==> inputs of 06-20 <==
==> flow/design.v (excerpt) <==
module IOTDF( clk, rst, in_en, iot_in, fn_sel, busy, valid, iot_out);
Settings: LEC_CHECK=0, ABC_AREA=1, CAP_MARGIN=20, CORE_MARGIN=2, CORE_UTILIZATION=58, CTS_CLUSTER_DIAMETER=359, GPL_ROUTABILITY_DRIVEN=1, MAX_ROUTING_LAYER=met5, MIN_ROUTING_LAYER=met1, SETUP_SLACK_MARGIN=0.08, SLEW_MARGIN=20, TNS_END_PERCENT=20; clock period 2.1 ns.
run.sh (not shown) runs the stock make flow with config.mk's settings and CLKGATE_MAP_FILE=.
==> 11-21: changes against 06-20 <==
ABC_AREA = 0   (was 1)
CAP_MARGIN = 35   (was 20)
CORE_MARGIN = 4   (was 2)
CORE_UTILIZATION = 25   (was 58)
CTS_CLUSTER_DIAMETER = unset   (was 359)
PLACE_DENSITY_LB_ADDON = 0.09   (was unset)
SETUP_SLACK_MARGIN = unset   (was 0.08)
==> flow/constraint.sdc (replaced) <==
create_clock -name core_clock -period 3.71 [get_ports {clk}]
set_input_delay 0.7420 -clock core_clock [delete_from_list [all_inputs] [get_ports {clk}]]
set_output_delay 0.7420 -clock core_clock [all_outputs]
set_load 0.01 [all_outputs]
==> 11-02: changes against 06-20 <==
ABC_AREA = unset   (was 1)
CORE_UTILIZATION = 35   (was 58)
CTS_CLUSTER_DIAMETER = unset   (was 359)
GPL_ROUTABILITY_DRIVEN = unset   (was 1)
MAX_ROUTING_LAYER = unset   (was met5)
MIN_ROUTING_LAYER = unset   (was met1)
SETUP_SLACK_MARGIN = unset   (was 0.08)
TNS_END_PERCENT = unset   (was 20)
==> flow/constraint.sdc (replaced) <==
create_clock -name core_clock -period 3.74 [get_ports {clk}]
set_input_delay 0.7480 -clock core_clock [delete_from_list [all_inputs] [get_ports {clk}]]
set_output_delay 0.7480 -clock core_clock [all_outputs]
set_load 0.01 [all_outputs]
==> run notes <==
Synthesis and place-and-route results.

- The later-pin clock latency in the skew report is between 0.7 and 0.8 ns.
- The cell sequence reported for the critical path is inv_4 -> ha_4 -> buf_4 -> o21ai_0 -> nand4_1 -> o21ai_1 -> buf_4 -> nand2_2 -> buf_6 -> nand2_1 -> o21ai_0.
- The post-route non-filler standard cell count is 8925.
- The setup-violating endpoint count in the final report is 403.
- In the hold report, the worst path ends at result_reg[125]$_DFFE_PP0P_.
- The flow ran to the end, but the layout failed its checks.
- In the Yosys stats the netlist draws on between 50 and 60 distinct library cells.
- The adder and majority gate portion of the synthesized area is under 10%.
- The count of plain and timing-repair buffers in the layout is 1028.
- The first-pass iteration count of the detailed router is 7.
- The post-route worst setup slack is -0.363 ns.
- The reasons given for failing layout checks are negative setup slack.
- The required time of the critical path is roughly 2.6 ns.
- The data arrival time reported for the critical path is 3.01 ns.
The numbers above come from 06-20.

==> run notes <==
Synthesis and place-and-route results.

- The final timing report counts setup violations totalling 0.
- After layout, the buffer instance count without clock buffers stands at 513.
- The first detailed-routing pass ran for 7 iterations.
- The distinct cell type count of the synthesized netlist is around 81.
- By startpoint and endpoint, the worst setup path is classified as reg -> reg.
- Per the detail_route report, DRC violations left total 0.
- The share of the synthesized netlist area taken by xor and xnor gates is around 2.8%.
- The run finished with no timing, DRC or antenna violations.
- Data on the critical path is required at its endpoint by roughly 4.3 ns.
- The post-route worst setup slack is about 0.45 ns.
- The power report lists the combinational group at ~0.011 W.
- The endpoint arrival time on the critical path is about 3.9 ns.
- Pins over their slew limit in the final report were tallied at 0.
- The final-report hold violation count is 0.
- The cell-mix breakdown from Yosys lists the adder-cell area share as between 4 and 5%.
- Per STA, the worst path is made up of xor2_1 -> inv_1 -> ha_1 -> nor2_1 -> a211oi_1 -> o311ai_0 -> o21ai_0 -> xor2_1 -> a221o_1.
- For this run, the number of standard cells in the final layout without fillers is roughly 8500.
The numbers above come from 11-21.

==> run notes <==
Synthesis and place-and-route results.

- The post-route worst setup slack is between 0.5 and 0.6 ns.
- The distinct cell type count of the synthesized netlist is 81.
- The post-place setup slack is 0.349 ns.
- The final weighted congestion in routability-driven placement is 0.955.
- The setup-violating endpoint count in the final report is 0.
- Once layout is done, the placed cells without fillers occupy ~57000 um^2.
- After layout, the clock buffer instance count stands at 142.
- The worst hold path terminates at data_buf0[65]$_DFFE_PP0P_.
- The critical path endpoint has a required time of 4.35 ns.
- The adder and majority gate portion of the synthesized area is around 4.6%.
- The cell sequence reported for the critical path is ha_1 -> and3_1 -> ha_1 -> nor2_4 -> nor2_1 -> buf_4 -> o221ai_1 -> and2_1 -> o21a_1.
- The first-pass iteration count of the detailed router is 12.
- Data on the critical path arrives at its endpoint at ~3.9 ns.
- The count of plain and timing-repair buffers in the layout is roughly 420.
- The post-route non-filler standard cell count is ~7600.
- The later-pin clock latency in the skew report is between 0.7 and 0.8 ns.
- The flow ran to the end and the layout has no timing, DRC or antenna violations.
The numbers above come from 11-02.


========
==> inputs of amber <==
IOTDF again, from the RTL that the note above started with.
Settings: LEC_CHECK=0, ABC_AREA=1, CAP_MARGIN=20, CORE_MARGIN=2, CORE_UTILIZATION=66, GPL_ROUTABILITY_DRIVEN=1, MAX_ROUTING_LAYER=met5, MIN_ROUTING_LAYER=met1, SETUP_SLACK_MARGIN=0.08, SLEW_MARGIN=20, TNS_END_PERCENT=20; clock period 2.1 ns.
==> raven: changes against amber <==
CORE_UTILIZATION = 72   (was 66)
GPL_ROUTABILITY_DRIVEN = default   (was 1)
MAX_ROUTING_LAYER = default   (was met5)
MIN_ROUTING_LAYER = default   (was met1)
PLACE_DENSITY_LB_ADDON = 0.02   (was default)
SETUP_SLACK_MARGIN = default   (was 0.08)
TNS_END_PERCENT = default   (was 20)
==> flow/constraint.sdc (replaced) <==
create_clock -name core_clock -period 3.93 [get_ports {clk}]
set_input_delay 0.7860 -clock core_clock [delete_from_list [all_inputs] [get_ports {clk}]]
set_output_delay 0.7860 -clock core_clock [all_outputs]
set_load 0.01 [all_outputs]
==> results <==
amber failed in global routing with GRT-0232. raven went through all stages and came out clean.
In area after synthesis, amber and raven do not differ.
In synthesized cell count, amber and raven do not differ.
Of raven and amber, amber has the higher die area (gap about 8%, measured against amber).
==> figures <==
Setup fix buffers added after clock tree synthesis: amber 29; raven 0
Routability congestion estimate: amber 1.10; raven 1.11
Yosys top cell by instances: amber sky130_fd_sc_hd__nand2_1; raven sky130_fd_sc_hd__nand2_1
Floorplan Nets: amber 7194; raven 7194
Number of buffers created by CTS: amber 92; raven 90
Chip Footprint: amber 79400 um^2; raven 72900 um^2
Chip height: amber 282 um; raven 270 um
CTS Hold Bufs: amber 0; raven 0
Placeable core region: amber 76200 um^2; raven 70000 um^2
PostCTS Resize Cnt: amber 360; raven 0
Count of standard-cell rows: amber 101; raven 97
Width of the chip: amber 282 um; raven 270 um
Number of cells after detailed placement: amber 8594; raven 7768
Dpl ws: amber -0.846 ns; raven 0.0890 ns
Status: amber aborted with a tool error; raven finished clean
Last stage reached: amber global routing; raven -
Count of library flops with an enable pin: amber 0; raven 0
FP Core Util: amber 66.8%; raven 72.7%
Flip-flop and latch count after synthesis: amber 869; raven 869
Total half-perimeter wirelength after legalization and detailed placement: amber 160 mm; raven 139 mm
Placed standard-cell area: amber 59800 um^2; raven 53200 um^2

========
==> inputs of job 3526 <==
Starting RTL as in the previous note.
// IOTDF
module IOTDF( clk, rst, in_en, iot_in, fn_sel, busy, valid, iot_out);
input          clk;
input          rst;
input          in_en;
input  [7:0]   iot_in;
input  [2:0]   fn_sel;
output         busy;
output         valid;
output [127:0] iot_out;
localparam DES_ENCRYPT = 3'b001;
localparam DES_DECRYPT = 3'b010;
localparam CRC_GEN     = 3'b011;
localparam SORT        = 3'b100;
localparam IDLE    = 2'd0;
localparam LOAD    = 2'd1;
(* fsm_encoding = "auto" *) reg [1:0]   current_state, next_state;
reg [3:0]   load_cnt, load_cnt_next;
reg         load_sel, load_sel_next;
reg [127:0] data_buf0, data_buf0_next;
reg [127:0] data_buf1, data_buf1_next;
reg [1:0]   buffer_full, buffer_full_next;
reg         compute_sel, compute_sel_next;
reg         compute_active, compute_active_next;
reg         busy_reg, busy_reg_next;
reg [127:0] result_reg, result_reg_next;
reg         valid_reg, valid_reg_next;
reg         des_start_reg, des_start_reg_next;
reg         crc_sort_start_reg, crc_sort_start_reg_next;
reg         des_en_reg, des_en_reg_next;
reg         crc_sort_en_reg, crc_sort_en_reg_next;
(* synopsys_clock_gating = "true" *) wire enable;
function automatic [127:0] write_byte;
    input [127:0] word_in;
    input [3:0]  byte_idx;
    input [7:0]  byte_value;
    begin
        write_byte = word_in;
        case (byte_idx)
            4'd0:  write_byte[7:0]       = byte_value;
            4'd1:  write_byte[15:8]      = byte_value;
            4'd2:  write_byte[23:16]     = byte_value;
            4'd3:  write_byte[31:24]     = byte_value;
            4'd4:  write_byte[39:32]     = byte_value;
            4'd5:  write_byte[47:40]     = byte_value;
            4'd6:  write_byte[55:48]     = byte_value;
            4'd7:  write_byte[63:56]     = byte_value;
            4'd8:  write_byte[71:64]     = byte_value;
  ...
clock: 2.37 ns
lec_check: 0
cap_margin: 20
core_margin: 2
core_utilization: 70
cts_cluster_diameter: 349
cts_cluster_size: 25
hold_slack_margin: -0.09
max_routing_layer: met4
place_density: 0.64
setup_slack_margin: -0.24
slew_margin: 20
==> job 5459: changes against job 3526 <==
- CORE_UTILIZATION: 70 -> 64
- CTS_CLUSTER_DIAMETER: 349 -> unset
- CTS_CLUSTER_SIZE: 25 -> unset
- HOLD_SLACK_MARGIN: -0.09 -> unset
- MAX_ROUTING_LAYER: met4 -> unset
- PLACE_DENSITY: 0.64 -> unset
- SETUP_SLACK_MARGIN: -0.24 -> unset
==> flow/constraint.sdc (replaced) <==
create_clock -name core_clock -period 3.74 [get_ports {clk}]
set_input_delay 0.7480 -clock core_clock [delete_from_list [all_inputs] [get_ports {clk}]]
set_output_delay 0.7480 -clock core_clock [all_outputs]
set_load 0.01 [all_outputs]
==> notes <==
Job 3526 ran to the end with violations: setup timing. Job 5459 ran to the end with no violations. Between job 5459 and job 3526, the lower wire length is in job 5459 (gap about 17%, measured against job 3526). Against job 3526, the sequential share of layout area of job 5459 is higher by 2.7 points. Of job 5459 and job 3526, job 5459 has the higher register-to-register slack (gap 910 ps). Core utilization: job 3526 is higher than job 5459 (13 points).
==> figures <==
Slowest cell on the critical path: job 5459 sky130_fd_sc_hd__dfrtp_1; job 3526 sky130_fd_sc_hd__dfrtp_4
Outcome: job 5459 timing/DRC/antenna clean; job 3526 complete, but fails checks
Violated checks: job 5459 -; job 3526 setup timing
Fraction of power consumed by sequential logic: job 5459 0.383; job 3526 0.422
Fraction of met3 tracks used by global routing: job 5459 0.129; job 3526 0.225
GR Layer Usage met1: job 5459 0.619; job 3526 0.681
Clock group power: job 5459 9.76 mW; job 3526 8.34 mW
GPL Wtd Cong: job 5459 1.01; job 3526 1.10
Setup Slack @ Placement: job 5459 243 ps; job 3526 -517 ps
CP Launch Point: job 5459 des_inst.current_subkey_reg[2]$_DFFE_PP0P_; job 3526 compute_sel$_DFFE_PP0P_
Switching power: job 5459 11.9 mW; job 3526 20.7 mW
Power and IR drop assume default switching activity.
